==> run a <==
==> flow/design.v <==
module FA(inputA, inputB, outputY, Cin, Cout);
 input inputA;
 input inputB;
 input Cin;
 output Cout;
 output outputY;
 wire c1, c2, c3, a1;
 xor g1(a1, inputA, inputB);
 xor g2(outputY, Cin, a1);
 and g3(c1, inputA,inputB);
 and g4(c2, inputA, Cin);
 and g5(c3, inputB, Cin);
 or  g6(Cout, c1, c2, c3);
endmodule  
module FA8(inputA,inputB,outputY,Cin,Co);
 input [7:0]inputA;
 input [7:0]inputB;
 input Cin;
 output Co;
 output [7:0]outputY;
 wire [6:0]Cout;
FA i1(inputA[0], inputB[0], outputY[0], Cin, Cout[0]);
FA i2(inputA[1], inputB[1], outputY[1], Cout[0], Cout[1]);
FA i3(inputA[2], inputB[2], outputY[2], Cout[1], Cout[2]);
FA i4(inputA[3], inputB[3], outputY[3], Cout[2], Cout[3]);
FA i5(inputA[4], inputB[4], outputY[4], Cout[3], Cout[4]);
FA i6(inputA[5], inputB[5], outputY[5], Cout[4], Cout[5]);
FA i7(inputA[6], inputB[6], outputY[6], Cout[5], Cout[6]);
FA i8(inputA[7], inputB[7], outputY[7], Cout[6], Co);
endmodule
module mult8 (out, a, b);
	output [7:0] out;
	input  [7:0] a;
	input  [7:0] b;
        wire  [15:0] out1;
	assign out1 = a * b;
        assign out=out1[11:4];
endmodule
module SigmoidROM(out, add, CS, read);
output[7:0] out;
input[7:0] add;
input CS,read;
reg [7:0] out;
reg [7:0] rom;
always @(*)
begin
case(add)
8'd0: rom = 8'd255;
8'd1: rom = 8'd254;
8'd2: rom = 8'd253;
8'd3: rom = 8'd252;
8'd4: rom = 8'd251;
8'd5: rom = 8'd250;
8'd6: rom = 8'd249;
8'd7: rom = 8'd248;
8'd8: rom = 8'd247;
8'd9: rom = 8'd246;
8'd10: rom = 8'd245;
8'd11: rom = 8'd244;
8'd12: rom = 8'd243;
8'd13: rom = 8'd242;
8'd14: rom = 8'd241;
8'd15: rom = 8'd240;
8'd16: rom = 8'd239;
8'd17: rom = 8'd238;
8'd18: rom = 8'd237;
8'd19: rom = 8'd236;
8'd20: rom = 8'd235;
8'd21: rom = 8'd234;
8'd22: rom = 8'd233;
8'd23: rom = 8'd232;
8'd24: rom = 8'd231;
8'd25: rom = 8'd230;
8'd26: rom = 8'd229;
8'd27: rom = 8'd228;
8'd28: rom = 8'd227;
8'd29: rom = 8'd226;
8'd30: rom = 8'd225;
8'd31: rom = 8'd224;
8'd32: rom = 8'd223;
8'd33: rom = 8'd222;
8'd34: rom = 8'd221;
8'd35: rom = 8'd220;
8'd36: rom = 8'd219;
8'd37: rom = 8'd218;
8'd38: rom = 8'd217;
8'd39: rom = 8'd216;
8'd40: rom = 8'd215;
8'd41: rom = 8'd214;
8'd42: rom = 8'd213;
8'd43: rom = 8'd212;
8'd44: rom = 8'd211;
8'd45: rom = 8'd210;
8'd46: rom = 8'd209;
8'd47: rom = 8'd208;
8'd48: rom = 8'd207;
8'd49: rom = 8'd206;
8'd50: rom = 8'd205;
8'd51: rom = 8'd204;
8'd52: rom = 8'd203;
8'd53: rom = 8'd202;
8'd54: rom = 8'd201;
8'd55: rom = 8'd200;
8'd56: rom = 8'd199;
8'd57: rom = 8'd198;
8'd58: rom = 8'd197;
8'd59: rom = 8'd196;
8'd60: rom = 8'd195;
8'd61: rom = 8'd194;
8'd62: rom = 8'd193;
8'd63: rom = 8'd192;
8'd64: rom = 8'd191;
8'd65: rom = 8'd190;
8'd66: rom = 8'd189;
8'd67: rom = 8'd188;
8'd68: rom = 8'd187;
8'd69: rom = 8'd186;
8'd70: rom = 8'd185;
8'd71: rom = 8'd184;
8'd72: rom = 8'd183;
8'd73: rom = 8'd182;
8'd74: rom = 8'd181;
8'd75: rom = 8'd180;
8'd76: rom = 8'd179;
8'd77: rom = 8'd178;
8'd78: rom = 8'd177;
8'd79: rom = 8'd176;
8'd80: rom = 8'd175;
8'd81: rom = 8'd174;
8'd82: rom = 8'd173;
8'd83: rom = 8'd172;
8'd84: rom = 8'd171;
8'd85: rom = 8'd170;
8'd86: rom = 8'd169;
8'd87: rom = 8'd168;
8'd88: rom = 8'd167;
8'd89: rom = 8'd166;
8'd90: rom = 8'd165;
8'd91: rom = 8'd164;
8'd92: rom = 8'd163;
8'd93: rom = 8'd162;
8'd94: rom = 8'd161;
8'd95: rom = 8'd160;
8'd96: rom = 8'd159;
8'd97: rom = 8'd158;
8'd98: rom = 8'd157;
8'd99: rom = 8'd156;
8'd100: rom = 8'd155;
8'd101: rom = 8'd154;
8'd102: rom = 8'd153;
8'd103: rom = 8'd152;
8'd104: rom = 8'd151;
8'd105: rom = 8'd150;
8'd106: rom = 8'd149;
8'd107: rom = 8'd148;
8'd108: rom = 8'd147;
8'd109: rom = 8'd146;
8'd110: rom = 8'd145;
8'd111: rom = 8'd144;
8'd112: rom = 8'd143;
8'd113: rom = 8'd142;
8'd114: rom = 8'd141;
8'd115: rom = 8'd140;
8'd116: rom = 8'd139;
8'd117: rom = 8'd138;
8'd118: rom = 8'd137;
8'd119: rom = 8'd136;
8'd120: rom = 8'd135;
8'd121: rom = 8'd134;
8'd122: rom = 8'd133;
8'd123: rom = 8'd132;
8'd124: rom = 8'd131;
8'd125: rom = 8'd130;
8'd126: rom = 8'd129;
8'd127: rom = 8'd128;
8'd128: rom = 8'd127;
8'd129: rom = 8'd126;
8'd130: rom = 8'd125;
8'd131: rom = 8'd124;
8'd132: rom = 8'd123;
8'd133: rom = 8'd122;
8'd134: rom = 8'd121;
8'd135: rom = 8'd120;
8'd136: rom = 8'd119;
8'd137: rom = 8'd118;
8'd138: rom = 8'd117;
8'd139: rom = 8'd116;
8'd140: rom = 8'd115;
8'd141: rom = 8'd114;
8'd142: rom = 8'd113;
8'd143: rom = 8'd112;
8'd144: rom = 8'd111;
8'd145: rom = 8'd110;
8'd146: rom = 8'd109;
8'd147: rom = 8'd108;
8'd148: rom = 8'd107;
8'd149: rom = 8'd106;
8'd150: rom = 8'd105;
8'd151: rom = 8'd104;
8'd152: rom = 8'd103;
8'd153: rom = 8'd102;
8'd154: rom = 8'd101;
8'd155: rom = 8'd100;
8'd156: rom = 8'd99;
8'd157: rom = 8'd98;
8'd158: rom = 8'd97;
8'd159: rom = 8'd96;
8'd160: rom = 8'd95;
8'd161: rom = 8'd94;
8'd162: rom = 8'd93;
8'd163: rom = 8'd92;
8'd164: rom = 8'd91;
8'd165: rom = 8'd90;
8'd166: rom = 8'd89;
8'd167: rom = 8'd88;
8'd168: rom = 8'd87;
8'd169: rom = 8'd86;
8'd170: rom = 8'd85;
8'd171: rom = 8'd84;
8'd172: rom = 8'd83;
8'd173: rom = 8'd82;
8'd174: rom = 8'd81;
8'd175: rom = 8'd80;
8'd176: rom = 8'd79;
8'd177: rom = 8'd78;
8'd178: rom = 8'd77;
8'd179: rom = 8'd76;
8'd180: rom = 8'd75;
8'd181: rom = 8'd74;
8'd182: rom = 8'd73;
8'd183: rom = 8'd72;
8'd184: rom = 8'd71;
8'd185: rom = 8'd70;
8'd186: rom = 8'd69;
8'd187: rom = 8'd68;
8'd188: rom = 8'd67;
8'd189: rom = 8'd66;
8'd190: rom = 8'd65;
8'd191: rom = 8'd64;
8'd192: rom = 8'd63;
8'd193: rom = 8'd62;
8'd194: rom = 8'd61;
8'd195: rom = 8'd60;
8'd196: rom = 8'd59;
8'd197: rom = 8'd58;
8'd198: rom = 8'd57;
8'd199: rom = 8'd56;
8'd200: rom = 8'd55;
8'd201: rom = 8'd54;
8'd202: rom = 8'd53;
8'd203: rom = 8'd52;
8'd204: rom = 8'd51;
8'd205: rom = 8'd50;
8'd206: rom = 8'd49;
8'd207: rom = 8'd48;
8'd208: rom = 8'd47;
8'd209: rom = 8'd46;
8'd210: rom = 8'd45;
8'd211: rom = 8'd44;
8'd212: rom = 8'd43;
8'd213: rom = 8'd42;
8'd214: rom = 8'd41;
8'd215: rom = 8'd40;
8'd216: rom = 8'd39;
8'd217: rom = 8'd38;
8'd218: rom = 8'd37;
8'd219: rom = 8'd36;
8'd220: rom = 8'd35;
8'd221: rom = 8'd34;
8'd222: rom = 8'd33;
8'd223: rom = 8'd32;
8'd224: rom = 8'd31;
8'd225: rom = 8'd30;
8'd226: rom = 8'd29;
8'd227: rom = 8'd28;
8'd228: rom = 8'd27;
8'd229: rom = 8'd26;
8'd230: rom = 8'd25;
8'd231: rom = 8'd24;
8'd232: rom = 8'd23;
8'd233: rom = 8'd22;
8'd234: rom = 8'd21;
8'd235: rom = 8'd20;
8'd236: rom = 8'd19;
8'd237: rom = 8'd18;
8'd238: rom = 8'd17;
8'd239: rom = 8'd16;
8'd240: rom = 8'd15;
8'd241: rom = 8'd14;
8'd242: rom = 8'd13;
8'd243: rom = 8'd12;
8'd244: rom = 8'd11;
8'd245: rom = 8'd10;
8'd246: rom = 8'd9;
8'd247: rom = 8'd8;
8'd248: rom = 8'd7;
8'd249: rom = 8'd6;
8'd250: rom = 8'd5;
8'd251: rom = 8'd4;
8'd252: rom = 8'd3;
8'd253: rom = 8'd2;
8'd254: rom = 8'd1;
8'd255: rom = 8'd0;
default: rom = 8'd0;
endcase
end
always @(posedge CS)
begin
if(read==1)
out<=rom;
else
out<=0;
end
endmodule
module LSTM(clk, Of, En, Ci, Cip, In, Ui, Uf, Uk, Uo, Wi, Wk, Wf, Wo, Vo, Bi, Bo, Bf, Bk, PrevH, Cout, Hout);
 input clk, En, Cip; 
 input [7:0] In, Ci, Ui, Uf, Uk;
 input [7:0] Uo, Wi, Wk, Wf, Wo;
 input [7:0] Vo, Bi, Bo, Bf, Bk;
 input [7:0]           PrevH;
 output [7:0] Cout, Hout;
 output Of;
 wire [7:0] m1, m2, m3, m4;
 wire [7:0] m5, m7, m8;
 wire [7:0] m9, m10, m11, m12;
 wire [7:0] m13, m14, m15, m16;
 wire [7:0] i1, f1, k1, o1;
 wire [7:0] It, Ft, Kt, t1;
 wire [10:0] Cin;
 mult8 ins1(m1, In, Wi); 
 mult8 ins2(m2, PrevH, Ui);
 FA8   ins3(m1, m2, m3, Cip, Cin[0]);
 FA8   ins4(m3, Bi, i1,Cin[0], Cin[1]);
 SigmoidROM sg1(It, i1, clk, En);
 mult8 ins5(m4, In, Wf); 
 mult8 ins6(t1, In, Wf);
 FA8   ins7(t1, m4, m5, Cin[1], Cin[2]);
 FA8   ins8(t1, Bi, f1, Cin[2], Cin[3]);
 SigmoidROM sg2(Ft, f1, clk, En);
 mult8 ins9(m7, In, Wk); 
 mult8 ins10(m8, PrevH, Uk);
 FA8   ins11(m7, m8, m9, Cin[3], Cin[4]);
 FA8   ins12(m9, Bk, k1, Cin[4], Cin[5]);
 SigmoidROM sg3(Kt, k1, clk, En);
 FA8   ins13(It, Kt, m10,Cin[5], Cin[6]);
 FA8   ins14(Ft, Ci, m11, Cin[6], Cin[7]);
 FA8   ins15(m10, m11, Cout, Cin[7], Cin[8]);
 mult8 ins16(m12, In, Wo); 
 mult8 ins17(m13, PrevH, Uo);
 mult8 ins18(m14, Ci, Vo);
 FA8   ins19(m12, m13, m15, Cin[8], Cin[9]);
 FA8   ins21(m14, Bo, m16, Cin[9], Cin[10]);
 FA8   ins22(m16, m15, o1, Cin[10], Of);
 SigmoidROM sg4(Hout, o1, clk, En);
 endmodule
==> flow/run.sh <==
#!/bin/bash
# the make line also repeats each setting of config.mk as NAME=value (left out here)
make -C /OpenROAD-flow-scripts/flow DESIGN_CONFIG=/design/flow/config.mk WORK_HOME=/design/flow/orfs CLKGATE_MAP_FILE= finish
==> flow/config.mk <==
export PLATFORM = sky130hd
export DESIGN_NAME = LSTM
export DESIGN_NICKNAME = LSTM
export VERILOG_FILES = /design/flow/design.v
export SDC_FILE = /design/flow/constraint.sdc
export NUM_CORES = 4
export LEC_CHECK = 0
export CAP_MARGIN = 20
export CORE_MARGIN = 2
export CORE_UTILIZATION = 72
export CTS_CLUSTER_DIAMETER = 393
export CTS_CLUSTER_SIZE = 100
export PLACE_DENSITY = 0.38
export SLEW_MARGIN = 20
export TNS_END_PERCENT = 5
==> flow/constraint.sdc <==
create_clock -name core_clock -period 18.2 [get_ports {clk}]
set_input_delay 3.6400 -clock core_clock [delete_from_list [all_inputs] [get_ports {clk}]]
set_output_delay 3.6400 -clock core_clock [all_outputs]
set_load 0.01 [all_outputs]
==> run b (differences from run a) <==
CORE_UTILIZATION = 71   (was 72)
CTS_CLUSTER_DIAMETER = unset   (was 393)
CTS_CLUSTER_SIZE = 33   (was 100)
MAX_ROUTING_LAYER = met4   (was unset)
PLACE_DENSITY = unset   (was 0.38)
==> flow/constraint.sdc (replaced) <==
create_clock -name core_clock -period 36.8 [get_ports {clk}]
set_input_delay 7.3600 -clock core_clock [delete_from_list [all_inputs] [get_ports {clk}]]
set_output_delay 7.3600 -clock core_clock [all_outputs]
set_load 0.01 [all_outputs]
==> run c (differences from run a) <==
CORE_UTILIZATION = 40   (was 72)
CTS_CLUSTER_DIAMETER = 204   (was 393)
GPL_ROUTABILITY_DRIVEN = 0   (was unset)
PLACE_DENSITY = unset   (was 0.38)
==> flow/constraint.sdc (replaced) <==
create_clock -name core_clock -period 45.0 [get_ports {clk}]
set_input_delay 9.0000 -clock core_clock [delete_from_list [all_inputs] [get_ports {clk}]]
set_output_delay 9.0000 -clock core_clock [all_outputs]
set_load 0.01 [all_outputs]
==> results.json <==
{
  "drtIter0Drc": 566,
  "tns_ns": -139.64,
  "status": "finished with violations",
  "clkbuf_count": 6,
  "grt_use_met2_pct": 65.4,
  "setup_viol": 17,
  "buffers_excl_clock": 272,
  "grt_util_met1_pct": 43.3,
  "worst_slack_ns": -14.26,
  "dpl-instance-area_mm2": 0.0184,
  "hpwl_um": 31900,
  "die_w_um": 152,
  "so_faults": "setup timing"
}
That was run a.
==> results.json <==
{
  "avgSynthCellArea_um2": 8.94,
  "setup_viol": 0,
  "die_w_um": 202,
  "dpl-instance-area_mm2": 0.0178,
  "stdcell_area_mm2": 0.0182,
  "buffers_excl_clock": 188,
  "worst_slack_ns": 1.05,
  "grt_use_met2_pct": 34.5,
  "design.portCount": 148,
  "clkbuf_count": 8,
  "drtIter0Drc": 415,
  "inverters_excl_clock": 397,
  "status": "finished clean",
  "tns_ns": 0,
  "crit_path_end": "Of"
}
That was run c.
==> results.json <==
{
  "status": "finished with violations",
  "so_faults": "setup timing",
  "buffers_excl_clock": 236,
  "drtIter0Drc": 480,
  "setup_viol": 1,
  "worst_slack_ns": -3.42,
  "grt_util_met1_pct": 40.7,
  "xor_area_share_pct": 6.31,
  "dpl-instance-area_mm2": 0.0182,
  "clkbuf_count": 5,
  "worstReg2RegEnd": "sg4.out[7]"
}
That was run b.

========
==> branch sierra <==
Starts from the design.v that is shown in full above.
==> flow/config.mk <==
export PLATFORM = sky130hd
export DESIGN_NAME = LSTM
export DESIGN_NICKNAME = LSTM
export VERILOG_FILES = /design/flow/design.v
export SDC_FILE = /design/flow/constraint.sdc
export NUM_CORES = 4
export LEC_CHECK = 0
export ABC_AREA = 1
export CAP_MARGIN = 5
export CELL_PAD_IN_SITES_DETAIL_PLACEMENT = 0
export CELL_PAD_IN_SITES_GLOBAL_PLACEMENT = 0
export CORE_MARGIN = 2
export CORE_UTILIZATION = 72
export CTS_CLUSTER_DIAMETER = 42
export CTS_CLUSTER_SIZE = 15
export GPL_ROUTABILITY_DRIVEN = 1
export HOLD_SLACK_MARGIN = -0.07
export MAX_ROUTING_LAYER = met4
export MIN_ROUTING_LAYER = met1
export PLACE_DENSITY_LB_ADDON = 0.28
export SETUP_SLACK_MARGIN = -1.43
export SLEW_MARGIN = 30
==> flow/constraint.sdc <==
create_clock -name core_clock -period 31.9 [get_ports {clk}]
set_input_delay 6.3800 -clock core_clock [delete_from_list [all_inputs] [get_ports {clk}]]
set_output_delay 6.3800 -clock core_clock [all_outputs]
set_load 0.01 [all_outputs]
run.sh (not shown) runs the stock make flow with config.mk's settings and CLKGATE_MAP_FILE=.
==> branch cedar: changes against branch sierra <==
- ABC_AREA: 1 -> default
- CAP_MARGIN: 5 -> 20
- CELL_PAD_IN_SITES_DETAIL_PLACEMENT: 0 -> default
- CELL_PAD_IN_SITES_GLOBAL_PLACEMENT: 0 -> default
- CORE_UTILIZATION: 72 -> 40
- CTS_CLUSTER_DIAMETER: 42 -> default
- CTS_CLUSTER_SIZE: 15 -> default
- GPL_ROUTABILITY_DRIVEN: 1 -> default
- HOLD_SLACK_MARGIN: -0.07 -> default
- MAX_ROUTING_LAYER: met4 -> default
- MIN_ROUTING_LAYER: met1 -> default
- PLACE_DENSITY_LB_ADDON: 0.28 -> default
- SETUP_SLACK_MARGIN: -1.43 -> 2.05
- SLEW_MARGIN: 30 -> 20
==> flow/constraint.sdc (replaced) <==
create_clock -name core_clock -period 44.2 [get_ports {clk}]
set_input_delay 8.8400 -clock core_clock [delete_from_list [all_inputs] [get_ports {clk}]]
set_output_delay 8.8400 -clock core_clock [all_outputs]
set_load 0.01 [all_outputs]
==> summary of the runs <==
Branch sierra completed and failed the layout checks on negative setup slack. Branch cedar passed the timing, DRC and antenna checks.
In branch sierra the critical path depth is higher than in branch cedar, by 1.
Between branch sierra and branch cedar, the lower die area is in branch sierra (gap about 40%, measured against branch cedar).
Between branch cedar and branch sierra, the lower setup slack is in branch sierra (gap 7300 ps).
